==> violet <==
==> flow/design.v <==
module atan
(
    input                       clk         ,
    input                       rst_n       ,
    input                       trig        ,
    output                      vld         ,
    input       signed  [16:0]  para_in     ,
    output  reg signed  [11:0]  atany            
);
reg                     run_latch   ;
reg             [3:0]   cnt         ;
reg     signed  [18:0]  tmp1        ;
reg     signed  [18:0]  tmp2        ;
wire    signed  [19:0]  y0          ;
reg     signed  [19:0]  xr          ;
reg     signed  [19:0]  yr          ;
reg     signed  [19:0]  x2          ;
reg     signed  [19:0]  y2          ;
always @(posedge clk or negedge rst_n)
begin
    if (!rst_n)
        run_latch <= 1'b0;
    else
    begin
        if (trig)
            run_latch <= 1'b1;
        else if (cnt == 4'd9)
            run_latch <= 1'b0;
    end
end
always @(posedge clk or negedge rst_n)
begin
    if (!rst_n)
        cnt <= 4'd0;
    else
    begin
        if (run_latch)
            cnt <= cnt + 4'd1;
        else
            cnt <= 4'd0;
    end
end
assign vld = (cnt == 4'd10);
assign y0 = para_in<<2;
always @(*)
begin
    if (run_latch)
    begin
        case(cnt)
            4'd0:
            begin
                tmp1 = y2>>>1;
                tmp2 = x2>>>1;
            end
            4'd1:
            begin
                tmp1 = y2>>>2;
                tmp2 = x2>>>2;
            end
            4'd2:
            begin
                tmp1 = y2>>>3;
                tmp2 = x2>>>3;
            end
            4'd3:
            begin
                tmp1 = y2>>>4;
                tmp2 = x2>>>4;
            end
            4'd4:
            begin
                tmp1 = y2>>>5;
                tmp2 = x2>>>5;
            end
            4'd5:
            begin
                tmp1 = y2>>>6;
                tmp2 = x2>>>6;
            end
            4'd6:
            begin
                tmp1 = y2>>>7;
                tmp2 = x2>>>7;
            end
            4'd7:
            begin
                tmp1 = y2>>>8;
                tmp2 = x2>>>8;
            end
            4'd8:
            begin
                tmp1 = y2>>>9;
                tmp2 = x2>>>9;
            end
            4'd9:
            begin
                tmp1 = y2>>>10;
                tmp2 = x2>>>10;
            end
            default:     
            begin
                tmp1 = 19'd0;
                tmp2 = 19'd0;
            end
        endcase
    end
    else
    begin
        tmp1 = 19'd0;
        tmp2 = 19'd0;
    end
end
always @(*)
begin
    if (run_latch)
    begin
        if ((x2[19] == y2[19]) | (x2 == 20'd0) | (y2 == 20'd0))
        begin
            xr = x2 + tmp1;
            yr = y2 - tmp2;
        end
        else
        begin
            xr = x2 - tmp1;
            yr = y2 + tmp2;
        end
    end
    else
    begin
        xr = 20'd0;
        yr = 20'd0;
    end
end
always @(posedge clk or negedge rst_n)
begin
    if (!rst_n)
    begin
        x2 <= 20'd0;
        y2 <= 20'd0;
    end
    else
    begin
        if (trig)
        begin
            if (~para_in[16]) 
            begin
                x2 <= 20'd1024 + y0;
                y2 <= y0 - 20'd1024;
            end
            else  
            begin
                x2 <= 20'd1024 - y0;
                y2 <= y0 + 20'd1024;
            end
        end
        else if (run_latch)
        begin
            x2 <= xr;
            y2 <= yr;
        end
    end
end
always @(posedge clk or negedge rst_n)
begin
    if (!rst_n)
        atany <= 12'd0;
    else 
    begin
        if (trig)
        begin
            if (~para_in[16]) 
                atany <= 12'd804;
            else 
                atany <= 12'd3292;
        end
        else if (run_latch)
        begin
            case (cnt)
                4'd0: 
                begin
                    if ((x2[19] == y2[19]) | (x2 == 20'd0) | (y2 == 20'd0))
                        atany <= atany + 12'd475;
                    else
                        atany <= atany - 12'd475;
                end
                4'd1: 
                begin
                    if ((x2[19] == y2[19]) | (x2 == 20'd0) | (y2 == 20'd0)) 
                        atany <= atany + 12'd251;
                    else
                        atany <= atany - 12'd251;
                end
                4'd2: 
                begin
                    if ((x2[19] == y2[19]) | (x2 == 20'd0) | (y2 == 20'd0)) 
                        atany <= atany + 12'd127;
                    else
                        atany <= atany - 12'd127;
                end
                4'd3: 
                begin
                    if ((x2[19] == y2[19]) | (x2 == 20'd0) | (y2 == 20'd0))
                        atany <= atany + 12'd64;
                    else
                        atany <= atany - 12'd64;
                end
                4'd4: 
                begin
                    if ((x2[19] == y2[19]) | (x2 == 20'd0) | (y2 == 20'd0))
                        atany <= atany + 12'd32;
                    else
                        atany <= atany - 12'd32;
                end
                4'd5: 
                begin
                    if ((x2[19] == y2[19]) | (x2 == 20'd0) | (y2 == 20'd0))
                        atany <= atany + 12'd16;
                    else
                        atany <= atany - 12'd16;
                end
                4'd6: 
                begin
                    if ((x2[19] == y2[19]) | (x2 == 20'd0) | (y2 == 20'd0))
                        atany <= atany + 12'd8;
                    else
                        atany <= atany - 12'd8;
                end
                4'd7: 
                begin
                    if ((x2[19] == y2[19]) | (x2 == 20'd0) | (y2 == 20'd0))
                        atany <= atany + 12'd4;
                    else
                        atany <= atany - 12'd4;
                end
                4'd8: 
                begin
                    if ((x2[19] == y2[19]) | (x2 == 20'd0) | (y2 == 20'd0))
                        atany <= atany + 12'd2;
                    else
                        atany <= atany - 12'd2;
                end
                4'd9: 
                begin
                    if ((x2[19] == y2[19]) | (x2 == 20'd0) | (y2 == 20'd0))
                        atany <= atany + 12'd1;
                    else
                        atany <= atany - 12'd1;
                end
            endcase
        end
    end
end
endmodule
==> flow/run.sh <==
#!/bin/bash
# the make line also repeats each setting of config.mk as NAME=value (left out here)
make -C /OpenROAD-flow-scripts/flow DESIGN_CONFIG=/design/flow/config.mk WORK_HOME=/design/flow/orfs CLKGATE_MAP_FILE= finish
==> flow/config.mk <==
export PLATFORM = sky130hd
export DESIGN_NAME = atan
export DESIGN_NICKNAME = atan
export VERILOG_FILES = /design/flow/design.v
export SDC_FILE = /design/flow/constraint.sdc
export NUM_CORES = 4
export LEC_CHECK = 0
export ABC_AREA = 1
export CAP_MARGIN = 20
export CORE_MARGIN = 2
export CORE_UTILIZATION = 72
export CTS_CLUSTER_DIAMETER = 57
export CTS_CLUSTER_SIZE = 49
export PLACE_DENSITY = 0.73
export SETUP_SLACK_MARGIN = -0.18
export SLEW_MARGIN = 20
==> flow/constraint.sdc <==
create_clock -name core_clock -period 3.14 [get_ports {clk}]
set_input_delay 0.6280 -clock core_clock [delete_from_list [all_inputs] [get_ports {clk}]]
set_output_delay 0.6280 -clock core_clock [all_outputs]
set_load 0.01 [all_outputs]
==> inputs of garnet, as changes to violet <==
CORE_UTILIZATION = 66   (was 72)
CTS_CLUSTER_DIAMETER = 382   (was 57)
CTS_CLUSTER_SIZE = unset   (was 49)
PLACE_DENSITY = 0.35   (was 0.73)
SETUP_SLACK_MARGIN = 1.15   (was -0.18)
==> flow/constraint.sdc (replaced) <==
create_clock -name core_clock -period 5.16 [get_ports {clk}]
set_input_delay 1.0320 -clock core_clock [delete_from_list [all_inputs] [get_ports {clk}]]
set_output_delay 1.0320 -clock core_clock [all_outputs]
set_load 0.01 [all_outputs]
==> inputs of tundra, as changes to violet <==
ABC_AREA = unset   (was 1)
CAP_MARGIN = 5   (was 20)
CELL_PAD_IN_SITES_GLOBAL_PLACEMENT = 2   (was unset)
CORE_UTILIZATION = 39   (was 72)
CTS_CLUSTER_DIAMETER = unset   (was 57)
CTS_CLUSTER_SIZE = unset   (was 49)
PLACE_DENSITY = unset   (was 0.73)
SETUP_SLACK_MARGIN = unset   (was -0.18)
==> flow/constraint.sdc (replaced) <==
create_clock -name core_clock -period 6.0 [get_ports {clk}]
set_input_delay 1.2000 -clock core_clock [delete_from_list [all_inputs] [get_ports {clk}]]
set_output_delay 1.2000 -clock core_clock [all_outputs]
set_load 0.01 [all_outputs]
==> summary of the runs <==
- garnet completed with no timing, DRC or antenna violations. tundra produced a clean layout. violet did not get past detailed placement.
- Critical path depth: garnet is higher than tundra (5).
- Against garnet, the non-clock buffer count of tundra is lower by 90.
- Against garnet, the worst hold slack of tundra is worse by 0.026 ns.
- Of garnet and tundra, garnet has the higher final area (gap about 20%, measured against tundra).
- Utilization: tundra is lower than garnet (42 points).
- The first-iteration DRC count of garnet is 2.7 times that of tundra.
- Against tundra, the maximum frequency of garnet is higher by about 28%.
- Between garnet and tundra, the lower wire length is in tundra (gap 12%, measured against tundra).
- The highest die area belongs to tundra, the lowest to violet.
- Against garnet, the clock-buffer cell count of tundra is higher by 2.

========
==> inputs of delta <==
Starts from the design.v that is shown in full above.
clock: 8.24 ns
lec_check: 0
cap_margin: 20
core_margin: 2
core_utilization: 68
slew_margin: 20
run.sh (not shown) runs the stock make flow with config.mk's settings and CLKGATE_MAP_FILE=.
==> yarrow: changes against delta <==
Settings changed: ABC_AREA from default to 0, CELL_PAD_IN_SITES_GLOBAL_PLACEMENT from default to 3, CORE_ASPECT_RATIO from default to 0.5, CORE_UTILIZATION 68 to 39, CTS_CLUSTER_DIAMETER from default to 210, CTS_CLUSTER_SIZE from default to 99, GPL_ROUTABILITY_DRIVEN from default to 0, HOLD_SLACK_MARGIN from default to 0.28, PLACE_DENSITY_LB_ADDON from default to 0.29, SETUP_SLACK_MARGIN from default to -0.29, TNS_END_PERCENT from default to 15.
==> flow/constraint.sdc (replaced) <==
create_clock -name core_clock -period 6.0 [get_ports {clk}]
set_input_delay 1.2000 -clock core_clock [delete_from_list [all_inputs] [get_ports {clk}]]
set_output_delay 1.2000 -clock core_clock [all_outputs]
set_load 0.01 [all_outputs]
==> comparison table <==
                                                                                        delta                    yarrow
Initial Util                                                                            0.698                     0.399
Final core utilization                                                                  0.727                     0.432
Crit path largest cell delay                                                          0.72 ns                   0.43 ns
Met2 usage                                                                              0.662                     0.445
Total detailed-routing wirelength                                                    35200 um                  40900 um
Wire length of the first global-routing pass                                         55200 um                  63500 um
Critical path arrival                                                                 6.55 ns                   5.84 ns
Length of the first detailed-routing pass in iterations                                    13                         9
Flop share of the area                                                                  0.135                     0.131
Number of antenna violations at the first check in global routing                           1                         0
Initial DRC Count                                                                        2312                      1642
Fraction of cell area in non-clock buffers                                             0.0400                    0.0571
Clock buffer cells                                                                         14                        11
Run status                                                           timing/DRC/antenna clean  timing/DRC/antenna clean
Layout buffer count excluding clock buffers                                                47                        74
Number of non-filler instances in the completed layout                                   1525                      1712
Slowest-stage cell, CP                                             sky130_fd_sc_hd__a2111oi_0  sky130_fd_sc_hd__dfrtp_1
Overall die width                                                                      126 um                    232 um
DP Area                                                                            10300 um^2                10700 um^2
Filler instances                                                                         1251                      2617
Critical path fanouts, max                                                                 43                        36
Stage-log warning count                                                                    35                        33

========
==> v20 <==
Starts from the design.v that is shown in full above.
clock: 4.84 ns
lec_check: 0
abc_area: 1
cap_margin: 20
core_margin: 2
core_utilization: 72
cts_cluster_diameter: 41
place_density_lb_addon: 0.21
slew_margin: 20
==> v25: changes against v20 <==
Settings changed: ABC_AREA 1 to 0, CORE_UTILIZATION 72 to 65, CTS_CLUSTER_DIAMETER 41 to 208, CTS_CLUSTER_SIZE from default to 99, GPL_ROUTABILITY_DRIVEN from default to 0, HOLD_SLACK_MARGIN from default to -0.1, PLACE_DENSITY_LB_ADDON 0.21 to 0.3, TNS_END_PERCENT from default to 20.
==> flow/constraint.sdc (replaced) <==
create_clock -name core_clock -period 6.0 [get_ports {clk}]
set_input_delay 1.2000 -clock core_clock [delete_from_list [all_inputs] [get_ports {clk}]]
set_output_delay 1.2000 -clock core_clock [all_outputs]
set_load 0.01 [all_outputs]
==> v22: changes against v20 <==
Settings changed: CORE_UTILIZATION 72 to 70, CTS_CLUSTER_DIAMETER 41 to 371, PLACE_DENSITY_LB_ADDON 0.21 to default.
==> flow/constraint.sdc (replaced) <==
create_clock -name core_clock -period 2.82 [get_ports {clk}]
set_input_delay 0.5640 -clock core_clock [delete_from_list [all_inputs] [get_ports {clk}]]
set_output_delay 0.5640 -clock core_clock [all_outputs]
set_load 0.01 [all_outputs]
==> comparison <==
In v20 the fmax is larger than in v25, by about 18%. Via count: v20 is higher than v25 (about 20%). v22 died in clock tree synthesis (DPL-0038). v25 completed with no timing, DRC or antenna violations. v20 finished with timing, DRC and antenna clean. Non-clock buffer count: v20 is higher than v25 (23). Between v20 and v25, the lower clock-buffer cell count is in v20 (gap 2). Register-to-register slack: v25 is better than v20 (0.34 ns). Between v25 and v20, the lower critical path depth is in v25 (gap 2).
==> figures <==
Status: v25 complete, no violations; v20 complete, no violations; v22 aborted with a tool error
Failing step: v25 -; v20 -; v22 clock tree synthesis
Critical path's largest stage delay: v25 0.45 ns; v20 0.42 ns; v22 -
Global-route wire length before repair: v25 54,600 um; v20 64,200 um; v22 -
Tapcell count: v25 188; v20 184; v22 -
Logic gate fraction of the total cell area: v25 74.7%; v20 69.6%; v22 -
Number of antenna violations at the first check in global routing: v25 0; v20 1; v22 -
Maximum achievable frequency: v25 183 MHz; v20 215 MHz; v22 -
Met1 global-route usage: v25 52.5%; v20 62.0%; v22 -
Number of hold-repair buffers added at the cts stage: v25 0; v20 0; v22 -
Count of mapped cells out of synthesis: v25 1,393; v20 1,818; v22 1,818
Layout clock area frac: v25 3.10%; v20 2.68%; v22 -
Final setup violation count: v25 0; v20 0; v22 -
Fraction of met3 tracks used by global routing: v25 8.27%; v20 17.2%; v22 -
FF+latch count: v25 57; v20 57; v22 -
Post-DP HPWL: v25 24,700 um; v20 29,500 um; v22 43,300 um
Area taken by flip-flops and latches: v25 1430 sq um; v20 1430 sq um; v22 -
Endpoint arrival time on the critical path: v25 5.70 ns; v20 4.86 ns; v22 -
Length of routed met3 wiring: v25 4170 um; v20 6520 um; v22 -

========
==> wip/yarrow <==
// atan: RTL as listed in full above, without the edits since
clock: 5.7 ns
lec_check: 0
cap_margin: 20
core_margin: 2
core_utilization: 40
slew_margin: 20
==> inputs of wip/willow, as changes to wip/yarrow <==
ABC_AREA = 1   (was default)
CTS_CLUSTER_DIAMETER = 208   (was default)
CTS_CLUSTER_SIZE = 99   (was default)
GPL_ROUTABILITY_DRIVEN = 0   (was default)
PLACE_DENSITY_LB_ADDON = 0.3   (was default)
TNS_END_PERCENT = 20   (was default)
==> flow/constraint.sdc (replaced) <==
create_clock -name core_clock -period 6.0 [get_ports {clk}]
set_input_delay 1.2000 -clock core_clock [delete_from_list [all_inputs] [get_ports {clk}]]
set_output_delay 1.2000 -clock core_clock [all_outputs]
set_load 0.01 [all_outputs]
==> flow_summary.yaml <==
# yosys + openroad results
status:
  outcome: "complete, no violations"
timing:
  setup_slack_ns: 0.415
  fmaxAchievable_mhz: 189
drt:
  via_per_inst: 6.63
  detail_route.first_pass.iterations: 9
die:
  die_area_um2: 26600
  die_height_um: 163
  coreArea_um2: 25000
logic_synthesis:
  postSynthCellCount: 1393
# the run above: wip/yarrow

==> flow_summary.yaml <==
# yosys + openroad results
die:
  die_area_um2: 27700
  coreArea_um2: 26000
  die_height_um: 167
timing:
  fmaxAchievable_mhz: 194
  setup_slack_ns: 0.857
  timing_hold_violations_final: 0
drt:
  detail_route.first_pass.iterations: 6
  via_per_inst: 6.01
logic_synthesis:
  postSynthCellCount: 1818
status:
  outcome: "complete, no violations"
cells_and_area:
  num-nets-final: 1888
# the run above: wip/willow


========
==> inputs of run a <==
Starts from the design.v that is shown in full above.
make LEC_CHECK=0 ABC_AREA=1 CAP_MARGIN=20 CORE_MARGIN=2 CORE_UTILIZATION=72 CTS_CLUSTER_DIAMETER=371 CTS_CLUSTER_SIZE=15 PLACE_DENSITY_LB_ADDON=0.01 SLEW_MARGIN=20 finish   # period 2.82 ns
==> run b (differences from run a) <==
- ABC_AREA: 1 -> 0
- CORE_ASPECT_RATIO: not set -> 0.5
- CORE_UTILIZATION: 72 -> 40
- CTS_CLUSTER_DIAMETER: 371 -> 208
- CTS_CLUSTER_SIZE: 15 -> 99
- GPL_ROUTABILITY_DRIVEN: not set -> 0
- HOLD_SLACK_MARGIN: not set -> -0.07
- PLACE_DENSITY_LB_ADDON: 0.01 -> 0.3
- TNS_END_PERCENT: not set -> 20
==> flow/constraint.sdc (replaced) <==
create_clock -name core_clock -period 6.0 [get_ports {clk}]
set_input_delay 1.2000 -clock core_clock [delete_from_list [all_inputs] [get_ports {clk}]]
set_output_delay 1.2000 -clock core_clock [all_outputs]
set_load 0.01 [all_outputs]
==> summary of the runs <==
Against run b, the synthesized cell count of run a is higher by about 30%.
Between run b and run a, the lower area after synthesis is in run b (gap 4.0%, measured against run a).
Die area: run a is smaller than run b (41%).
Run a aborted during detailed placement (3_5_place_dp). Run b finished with timing, DRC and antenna clean.
==> figures <==
| item | run b | run a |
|---|---|---|
| Count of cell types in the netlist | 86 | 50 |
| Result of the run | complete, no violations | aborted with a tool error |
| Stage where the flow stopped | - | detailed placement (3_5_place_dp) |
| Fraction of the mapped netlist area in simple logic gates | 20.7% | 35.4% |
| Arithmetic-cell share of the synthesized area counting full adders, half adders and majority gates | 10.3% | 9.88% |
| Pre-placement core utilization | 40.5% | 73.2% |
| Die height | 117 um | 125 um |
| Mux contribution to synthesized area | 3.53% | 0% |
| Sequential element share of the synthesized area | 14.1% | 13.5% |
| Cell count listed in synth_stat.txt | 1393 | 1818 |
| Area of the mapped netlist | 0.0101 mm^2 | 0.0106 mm^2 |
